## run A
## mem_ram
module mem_ram (input clk, wren, 
                input [3:0] d11,input [3:0] d12,input [3:0] d13,input [3:0] d14,input [3:0] d15,input [3:0] d16,input [3:0] d17,input [3:0]d18,
					 input [3:0] d21,input [3:0] d22,input [3:0] d23,input [3:0] d24,input [3:0] d25,input [3:0] d26,input [3:0] d27,input [3:0]d28,
					 input [3:0] d31,input [3:0] d32,input [3:0] d33,input [3:0] d34,input [3:0] d35,input [3:0] d36,input [3:0] d37,input [3:0]d38,
					 input [3:0] d41,input [3:0] d42,input [3:0] d43,input [3:0] d44,input [3:0] d45,input [3:0] d46,input [3:0] d47,input [3:0]d48,
					 input [3:0] r1,input [3:0] r2,
					 input [3:0] r3,input [3:0] r4,
					 output [11:0] w_sum11,
					 output [11:0] w_sum12,
					 output [11:0] w_sum13,
					 output [11:0] w_sum14,
					 output [11:0] w_sum15,
					 output [11:0] w_sum16,
					 output [11:0] w_sum17,
					 output [11:0] w_sum18
					 );
For scale: ~2700 cells after synthesis, roughly 130 flip-flops, ~240 I/O pins, about 23000 um2 of cells after synthesis.
Settings: LEC_CHECK=0, ABC_AREA=1, CAP_MARGIN=20, CORE_ASPECT_RATIO=0.5, CORE_MARGIN=2, CORE_UTILIZATION=69, CTS_CLUSTER_DIAMETER=291, CTS_CLUSTER_SIZE=100, PLACE_DENSITY=0.35, SETUP_SLACK_MARGIN=1.2, SLEW_MARGIN=40, TNS_END_PERCENT=5; clock period 5.39 ns.
run.sh (not shown) runs the stock make flow with config.mk's settings and CLKGATE_MAP_FILE=.
Run A terminated abnormally: global routing (5_1_grt) reported ODB-0269.
#### Input delta (run B over run A)
# run A
export LEC_CHECK = 0
export ABC_AREA = 1
export CAP_MARGIN = 20
export CORE_ASPECT_RATIO = 0.5
export CORE_MARGIN = 2
export CORE_UTILIZATION = 69
export CTS_CLUSTER_DIAMETER = 291
export CTS_CLUSTER_SIZE = 100
export PLACE_DENSITY = 0.35
export SETUP_SLACK_MARGIN = 1.2
export SLEW_MARGIN = 40
export TNS_END_PERCENT = 5
create_clock -name core_clock -period 5.39 [get_ports {clk}]
# run B
export LEC_CHECK = 0
export CAP_MARGIN = 20
export CORE_MARGIN = 2
export CORE_UTILIZATION = 68
export CTS_CLUSTER_SIZE = 36
export SLEW_MARGIN = 30
create_clock -name core_clock -period 6.89 [get_ports {clk}]
==> results <==
To summarise run B: no stage aborted, but the layout did not pass its checks, failing on setup timing.
Of run B and run A, it is run B that has the higher pre-CTS worst setup slack.
Going from run A to run B, the total cell area reported by yosys after synthesis was found to have gone down by 3.4%.
Cell count after placement for run B is lower than for run A.
Lower and-or/or-and share of the synthesized area goes to run A over run B.
| area after synthesis | run B vs run A | 760 um2 lower |
Floorplan die height (higher): run B
Run B against run A: cell count listed in synth_stat.txt now smaller; synthesized cell count now smaller.
Run B vs run A — die size dropped 740 um2.
Mux contribution to synthesized area | run B above run A
diff inputs: run B => run C
# run B
export LEC_CHECK = 0
export CAP_MARGIN = 20
export CORE_MARGIN = 2
export CORE_UTILIZATION = 68
export CTS_CLUSTER_SIZE = 36
export SLEW_MARGIN = 30
create_clock -name core_clock -period 6.89 [get_ports {clk}]
# run C
export LEC_CHECK = 0
export CAP_MARGIN = 20
export CORE_MARGIN = 2
export CORE_UTILIZATION = 17
export SLEW_MARGIN = 20
create_clock -name core_clock -period 11.4 [get_ports {clk}]
==> comparison <==
Every stage of the flow completed for run C, and the final layout passed the timing, DRC and antenna checks. Comparing run B and run C, the lower number of standard cells in the layout, taps in and fillers out is on run B. Comparing the two runs side by side, run C comes out ahead of run B on hold slack. Comparing run C against run B, there is no change at all in number of buffers on the longest clock path. Re logic gate fraction of the total cell area: run B was lower than run C. Iteration tally of the first detailed-router pass up 1 in run C wrt run B.
What run D does differently from run C at the input level:
# run C
export LEC_CHECK = 0
export CAP_MARGIN = 20
export CORE_MARGIN = 2
export CORE_UTILIZATION = 17
export SLEW_MARGIN = 20
create_clock -name core_clock -period 11.4 [get_ports {clk}]
# run D
export LEC_CHECK = 0
export CAP_MARGIN = 20
export CORE_MARGIN = 2
export CORE_UTILIZATION = 57
export SLEW_MARGIN = 20
create_clock -name core_clock -period 5.35 [get_ports {clk}]
Notes after the runs:
Run C was carried through to the last stage, and its layout satisfied the timing, DRC and antenna checks.
The flow for run D finished, though final verification flagged setup timing.
When run D is measured against run C, its fraction of area in multi-input gates turns out 1.5 points lower.
Compared with run C, in run D placed instance count dropped about 23%, wire length now smaller, utilization went up by 60 points.
Against run C, total non-filler cell area in the finished layout in run D rose by more than 10%.
Going from run C to run D, total number of vias now larger; setup violation total in the final timing report now larger.
A startpoint of the worst setup timing path of r3[1] is what run D shows, while r4[1] belongs to run C.
Looking at global routing usage on met3, run D sits 4.2 points above run C.
Share of the final layout cell area in sequential cells: lower on run D

* * *

The RTL this note starts from:
==> flow/design.v <==
module mult(input [3:0] a, input [3:0] b, output reg [8:0] c
    );
always@(*)
c= a*b;
endmodule
module ad(input [8:0] a1, input [8:0] b1, output reg [9:0] c1
    );
always@(*)
c1= a1+b1;
endmodule
module ad2(input [8:0] a2, input [9:0] b2, output reg [10:0] c2
    );
always@(*)
c2= a2+b2;
endmodule
module ad3(input [8:0] a3, input [10:0] b3, output reg [11:0] c3
    );
always@(*)
c3= a3+b3;
endmodule
`timescale 1ns / 1ps
module mem_ram (input clk, wren, 
                input [3:0] d11,input [3:0] d12,input [3:0] d13,input [3:0] d14,input [3:0] d15,input [3:0] d16,input [3:0] d17,input [3:0]d18,
					 input [3:0] d21,input [3:0] d22,input [3:0] d23,input [3:0] d24,input [3:0] d25,input [3:0] d26,input [3:0] d27,input [3:0]d28,
					 input [3:0] d31,input [3:0] d32,input [3:0] d33,input [3:0] d34,input [3:0] d35,input [3:0] d36,input [3:0] d37,input [3:0]d38,
					 input [3:0] d41,input [3:0] d42,input [3:0] d43,input [3:0] d44,input [3:0] d45,input [3:0] d46,input [3:0] d47,input [3:0]d48,
					 input [3:0] r1,input [3:0] r2,
					 input [3:0] r3,input [3:0] r4,
					 output [11:0] w_sum11,
					 output [11:0] w_sum12,
					 output [11:0] w_sum13,
					 output [11:0] w_sum14,
					 output [11:0] w_sum15,
					 output [11:0] w_sum16,
					 output [11:0] w_sum17,
					 output [11:0] w_sum18
					 );
  reg [31:0] mem [3:0];  
  wire [8:0] p11, p21,p31,p41;
  wire [8:0] p12, p22,p32,p42;
  wire [8:0] p13, p23,p33,p43;
  wire [8:0] p14, p24,p34,p44;
  wire [8:0] p15, p25,p35,p45;
  wire [8:0] p16, p26,p36,p46;
  wire [8:0] p17, p27,p37,p47;
  wire [8:0] p18, p28,p38,p48;
wire [9:0] s11,s12,s13,s14,s15,s16,s17,s18;
wire [10:0] s21,s22,s23,s24,s25,s26,s27,s28;
wire [11:0] s31,s32,s33,s34,s35,s36,s37,s38;
  always @(posedge clk) 
      begin
            if (wren) begin
                mem[0][31-:4]<=d11;
					 mem[0][27-:4] <=d12;
					 mem[0][23-:4]<=d13;
					 mem[0][19-:4]<=d14;
					 mem[0][15-:4]<=d15;
					 mem[0][11-:4]<=d16;
					 mem[0][7-:4]<=d17;
					 mem[0][3-:4]<=d18;
					 mem[1][31-:4]<=d21;
					 mem[1][27-:4] <=d22;
					 mem[1][23-:4]<=d23;
					 mem[1][19-:4]<=d24;
					 mem[1][15-:4]<=d25;
					 mem[1][11-:4]<=d26;
					 mem[1][7-:4]<=d27;
					 mem[1][3-:4]<=d28;
					 mem[2][31-:4]<=d31;
					 mem[2][27-:4] <=d32;
					 mem[2][23-:4]<=d33;
					 mem[2][19-:4]<=d34;
					 mem[2][15-:4]<=d35;
					 mem[2][11-:4]<=d36;
					 mem[2][7-:4]<=d37;
					 mem[2][3-:4]<=d38;
					 mem[3][31-:4]<=d41;
					 mem[3][27-:4] <=d42;
					 mem[3][23-:4]<=d43;
					 mem[3][19-:4]<=d44;
					 mem[3][15-:4]<=d45;
					 mem[3][11-:4]<=d46;
					 mem[3][7-:4]<=d47;
					 mem[3][3-:4]<=d48;
            end
		end		 
generate
   mult m11(.a(r1),
				.b(mem[0][31-:4]),
				.c(p11) 
				);
	mult m21(
	         .a(r2),
				.b(mem[1][31-:4]),
				.c(p21)
	         );		
   mult m31(
	         .a(r3),
				.b(mem[2][31-:4]),
				.c(p31)
	         );		
   mult m41(
	         .a(r4),
				.b(mem[3][31-:4]), 
				.c(p41)
	         );	
  ad add11 ( 
            .a1(p11),
				.b1(p21),
				.c1(s11)
           );  
  ad2 add21 (
            .b2(s11),
				.a2(p31),
				.c2(s21)
          );
  ad3 add31 (
             .b3(s21),
				 .a3(p41),
				 .c3(s31)
				 );
    mult m12(.a(r1),
				.b(mem[0][27-:4]),
				.c(p12)
				);
	mult m22(
	         .a(r2),
				.b(mem[1][27-:4]),
				.c(p22)
	         );		
   mult m32(
	         .a(r3),
				.b(mem[2][27-:4]),
				.c(p32)
	         );		
   mult m42(
	         .a(r4),
				.b(mem[3][27-:4]), 
				.c(p42)
	         );	
  ad add12 ( 
            .a1(p12),
				.b1(p22),
				.c1(s12)
           );  
  ad2 add22 (
            .b2(s12),
				.a2(p32),
				.c2(s22)
          );
  ad3 add32 (
             .b3(s22),
				 .a3(p42),
				 .c3(s32)
				 );
   mult m13(.a(r1),
				.b(mem[0][23-:4]),
				.c(p13)
				);
	mult m23(
	         .a(r2),
				.b(mem[1][23-:4]),
				.c(p23)
	         );		
   mult m33(
	         .a(r3),
				.b(mem[2][23-:4]),
				.c(p33)
	         );		
   mult m43(
	         .a(r4),
				.b(mem[3][23-:4]), 
				.c(p43)
	         );	
  ad add13 ( 
            .a1(p13),
				.b1(p23),
				.c1(s13)
           );  
  ad2 add23 (
            .b2(s13),
				.a2(p33),
				.c2(s23)
          );
  ad3 add33 (
             .b3(s23),
				 .a3(p43),
				 .c3(s33)
				 );
  mult m14(.a(r1),
				.b(mem[0][19-:4]),
				.c(p14)
				);
	mult m24(
	         .a(r2),
				.b(mem[1][19-:4]),
				.c(p24)
	         );		
   mult m34(
	         .a(r3),
				.b(mem[2][19-:4]),
				.c(p34)
	         );		
   mult m44(
	         .a(r4),
				.b(mem[3][19-:4]), 
				.c(p44)
	         );	
  ad add14 ( 
            .a1(p14),
				.b1(p24),
				.c1(s14)
           );  
  ad2 add24 (
            .b2(s14),
				.a2(p34),
				.c2(s24)
          );
  ad3 add34 (
             .b3(s24),
				 .a3(p44),
				 .c3(s34)
				 );
  mult m15(.a(r1),
				.b(mem[0][15-:4]),
				.c(p15)
				);
	mult m25(
	         .a(r2),
				.b(mem[1][15-:4]),
				.c(p25)
	         );		
   mult m35(
	         .a(r3),
				.b(mem[2][15-:4]),
				.c(p35)
	         );		
   mult m45(
	         .a(r4),
				.b(mem[3][15-:4]), 
				.c(p45)
	         );	
  ad add15 ( 
            .a1(p15),
				.b1(p25),
				.c1(s15)
           );  
  ad2 add25 (
            .b2(s15),
				.a2(p35),
				.c2(s25)
          );
  ad3 add35 (
             .b3(s25),
				 .a3(p45),
				 .c3(s35)
				 );
   mult m16(.a(r1),
				.b(mem[0][11-:4]),
				.c(p16)
				);
	mult m26(
	         .a(r2),
				.b(mem[1][11-:4]),
				.c(p26)
	         );		
   mult m36(
	         .a(r3),
				.b(mem[2][11-:4]),
				.c(p36)
	         );		
   mult m46(
	         .a(r4),
				.b(mem[3][11-:4]), 
				.c(p46)
	         );	
  ad add16 ( 
            .a1(p16),
				.b1(p26),
				.c1(s16)
           );  
  ad2 add26 (
            .b2(s16),
				.a2(p36),
				.c2(s26)
          );
  ad3 add36 (
             .b3(s26),
				 .a3(p46),
				 .c3(s36)
				 );
   mult m17(.a(r1),
				.b(mem[0][7-:4]),
				.c(p17)
				);
	mult m27(
	         .a(r2),
				.b(mem[1][7-:4]),
				.c(p27)
	         );		
   mult m37(
	         .a(r3),
				.b(mem[2][7-:4]),
				.c(p37)
	         );		
   mult m47(
	         .a(r4),
				.b(mem[3][7-:4]), 
				.c(p47)
	         );	
  ad add17 ( 
            .a1(p17),
				.b1(p27),
				.c1(s17)
           );  
  ad2 add27 (
            .b2(s17),
				.a2(p37),
				.c2(s27)
          );
  ad3 add37 (
             .b3(s27),
				 .a3(p47),
				 .c3(s37)
				 );
  mult m18(.a(r1),
				.b(mem[0][3-:4]),
				.c(p18)
				);
	mult m28(
	         .a(r2),
				.b(mem[1][3-:4]),
				.c(p28)
	         );		
   mult m38(
	         .a(r3),
				.b(mem[2][3-:4]),
				.c(p38)
	         );		
   mult m48(
	         .a(r4),
				.b(mem[3][3-:4]), 
				.c(p48)
	         );	
  ad add18 ( 
            .a1(p18),
				.b1(p28),
				.c1(s18)
           );  
  ad2 add28 (
            .b2(s18),
				.a2(p38),
				.c2(s28)
          );
  ad3 add38 (
             .b3(s28),
				 .a3(p48),
				 .c3(s38)
				 );
assign w_sum11 =s31;
assign w_sum12 =s32;
assign w_sum13 =s33;
assign w_sum14 =s34;
assign w_sum15 =s35;
assign w_sum16 =s36;
assign w_sum17 =s37;
assign w_sum18 =s38;
endgenerate
endmodule
==> flow/config.mk <==
export PLATFORM = sky130hd
export DESIGN_NAME = mem_ram
export DESIGN_NICKNAME = mem_ram
export VERILOG_FILES = /design/flow/design.v
export SDC_FILE = /design/flow/constraint.sdc
export NUM_CORES = 4
export LEC_CHECK = 0
export CAP_MARGIN = 0
export CORE_MARGIN = 2
export CORE_UTILIZATION = 70
export CTS_CLUSTER_SIZE = 50
export HOLD_SLACK_MARGIN = -0.08
export SETUP_SLACK_MARGIN = 1.52
export SLEW_MARGIN = 20
==> flow/constraint.sdc <==
create_clock -name core_clock -period 6.67 [get_ports {clk}]
set_input_delay 1.3340 -clock core_clock [delete_from_list [all_inputs] [get_ports {clk}]]
set_output_delay 1.3340 -clock core_clock [all_outputs]
set_load 0.01 [all_outputs]
The starting point failed in clock tree synthesis (4_1_cts), error DPL-0033.
Rerun with:
Settings changed: CORE_UTILIZATION 70 to 68, CTS_CLUSTER_SIZE 50 to unset, HOLD_SLACK_MARGIN -0.08 to -0.09, SETUP_SLACK_MARGIN 1.52 to unset.
The changed run finished but fails on setup timing.
Area after synthesis stays the same.
Die area came out higher by a few percent.
Synthesized cell count stays the same.
Rerun with:
Settings changed: CAP_MARGIN 0 to 20, CORE_UTILIZATION 68 to 71, HOLD_SLACK_MARGIN -0.09 to unset.
Clock period 6.67 ns to 9.71 ns, I/O delays scaled along.
Outcome: With this change the flow passed the timing, DRC and antenna checks; wire length came out lower by well over a third; area after synthesis is unchanged; setup slack is better by 1.4 ns; synthesized cell count does not change; global-route usage shrinks by 10 points; via count goes down by about a fifth; count of clock-buffer cells in the layout falls by 1; sequential share of layout area climbs by 2.0 points; utilization went down by 9.2 points.

* * *

## build 65
Starts from the design.v that is shown in full above.
export LEC_CHECK = 0
export CAP_MARGIN = 20
export CORE_MARGIN = 2
export CORE_UTILIZATION = 56
export CTS_CLUSTER_DIAMETER = 110
export CTS_CLUSTER_SIZE = 33
export GPL_TIMING_DRIVEN = 0
export MIN_ROUTING_LAYER = met1
export PLACE_DENSITY = 0.93
export SETUP_SLACK_MARGIN = 1.15
export SLEW_MARGIN = 20
export TNS_END_PERCENT = 5
create_clock -name core_clock -period 7.25 [get_ports {clk}]
The final report for build 65 shows a completed flow and a layout that fails verification, specifically setup timing.
Modified inputs, build 44 compared to build 65
# build 65
export LEC_CHECK = 0
export CAP_MARGIN = 20
export CORE_MARGIN = 2
export CORE_UTILIZATION = 56
export CTS_CLUSTER_DIAMETER = 110
export CTS_CLUSTER_SIZE = 33
export GPL_TIMING_DRIVEN = 0
export MIN_ROUTING_LAYER = met1
export PLACE_DENSITY = 0.93
export SETUP_SLACK_MARGIN = 1.15
export SLEW_MARGIN = 20
export TNS_END_PERCENT = 5
create_clock -name core_clock -period 7.25 [get_ports {clk}]
# build 44
export LEC_CHECK = 0
export CAP_MARGIN = 20
export CORE_MARGIN = 2
export CORE_UTILIZATION = 40
export SLEW_MARGIN = 20
create_clock -name core_clock -period 9.71 [get_ports {clk}]
### Flow results
Build 44 finished end to end and its layout was clean on timing, DRC and antenna.
Going from build 65 to build 44, number of cell instances after yosys synthesis shows no meaningful change; data arrival time at the worst-slack endpoint went up.
Growth of design area from synthesis to finish is higher on build 65
#### Input delta (build 69 over build 44)
# build 44
export LEC_CHECK = 0
export CAP_MARGIN = 20
export CORE_MARGIN = 2
export CORE_UTILIZATION = 40
export SLEW_MARGIN = 20
create_clock -name core_clock -period 9.71 [get_ports {clk}]
# build 69
export LEC_CHECK = 0
export ABC_AREA = 1
export CAP_MARGIN = 20
export CORE_MARGIN = 2
export CORE_UTILIZATION = 65
export CTS_CLUSTER_SIZE = 99
export SLEW_MARGIN = 20
export TNS_END_PERCENT = 15
create_clock -name core_clock -period 5.79 [get_ports {clk}]
[summary]
[flow] build 69 | stages: complete | final checks: fail | reason: setup timing
Relative to build 44, the share of the clock period used by the worst path of build 69 is higher by 20 points.
Comparing build 44 and build 69, synthesized netlist cell count is lower on build 44.
Comparing build 44 and build 69, logic depth of the worst setup path including buffers is lower on build 44.
Overall routed net length in build 69 is 24% above build 44.
From build 69 to build 44, number of cells traversed by the worst hold path did not move at all.
Comparing build 44 and build 69, the lower wire length on met2 is on build 44.
Here is what was changed in the inputs of build 1 compared with build 69.
# build 69
export LEC_CHECK = 0
export ABC_AREA = 1
export CAP_MARGIN = 20
export CORE_MARGIN = 2
export CORE_UTILIZATION = 65
export CTS_CLUSTER_SIZE = 99
export SLEW_MARGIN = 20
export TNS_END_PERCENT = 15
create_clock -name core_clock -period 5.79 [get_ports {clk}]
# build 1
export LEC_CHECK = 0
export ABC_AREA = 1
export CAP_MARGIN = 20
export CORE_MARGIN = 2
export CORE_UTILIZATION = 72
export CTS_CLUSTER_DIAMETER = 183
export CTS_CLUSTER_SIZE = 99
export PLACE_DENSITY = 0.38
export SLEW_MARGIN = 20
export TNS_END_PERCENT = 15
create_clock -name core_clock -period 5.79 [get_ports {clk}]
==> comparison <==
- Of build 1 and build 69, only build 1 fails to reach the end of the flow.
- [flow] build 69 | stages: complete | final checks: fail | reason: setup timing
- In terms of simple-gate area share of the yosys netlist, build 1 and build 69 differ only marginally.
- Build 1 against build 69: standard-cell row count went down, die area lost 3500 um^2.
- On build 1: post-CTS setup buffer count is 5 higher than what build 69 gave.
Changes in build 18 relative to build 1:
# build 1
export LEC_CHECK = 0
export ABC_AREA = 1
export CAP_MARGIN = 20
export CORE_MARGIN = 2
export CORE_UTILIZATION = 72
export CTS_CLUSTER_DIAMETER = 183
export CTS_CLUSTER_SIZE = 99
export PLACE_DENSITY = 0.38
export SLEW_MARGIN = 20
export TNS_END_PERCENT = 15
create_clock -name core_clock -period 5.79 [get_ports {clk}]
# build 18
export LEC_CHECK = 0
export CAP_MARGIN = 20
export CORE_MARGIN = 2
export CORE_UTILIZATION = 66
export SLEW_MARGIN = 20
create_clock -name core_clock -period 6.6 [get_ports {clk}]
Notes after the runs:
- The remaining runs in build 18 and build 1 completed every stage, whereas build 1 halted early.
- Stage in which a tool error killed build 1: global routing.
- In build 18 the implementation ran to completion but is not tape-out ready, as the final checks report setup timing.
- Build 18 gives less half-perimeter wire length after placement than build 1 did.
- The post-placement worst setup slack in build 18 sits 0.38 ns above the value recorded for build 1.
- In build 18, the number of gates resized after cts came out about 22% above the value in build 1.
- When build 18 is set beside build 1, its overall die area turns out to be 5.3% larger.
Relative to build 18, the following input files were edited for build 60:
# build 18
export LEC_CHECK = 0
export CAP_MARGIN = 20
export CORE_MARGIN = 2
export CORE_UTILIZATION = 66
export SLEW_MARGIN = 20
create_clock -name core_clock -period 6.6 [get_ports {clk}]
# build 60
export LEC_CHECK = 0
export CAP_MARGIN = 20
export CORE_MARGIN = 2
export CORE_UTILIZATION = 40
export SLEW_MARGIN = 20
create_clock -name core_clock -period 10.0 [get_ports {clk}]
Notes after the runs:
Of build 60 and build 18, the lower post-detailed-routing wire length belongs to build 60. The utilization after layout in build 60 sits 42 points below the value recorded for build 18. For build 60, the worst-path cell with the longest stage delay was sky130_fd_sc_hd__clkdlybuf4s50_1, unlike build 18, where it was sky130_fd_sc_hd__fa_1. Build 60 did not stop at any stage, and its layout met the timing, DRC and antenna checks.
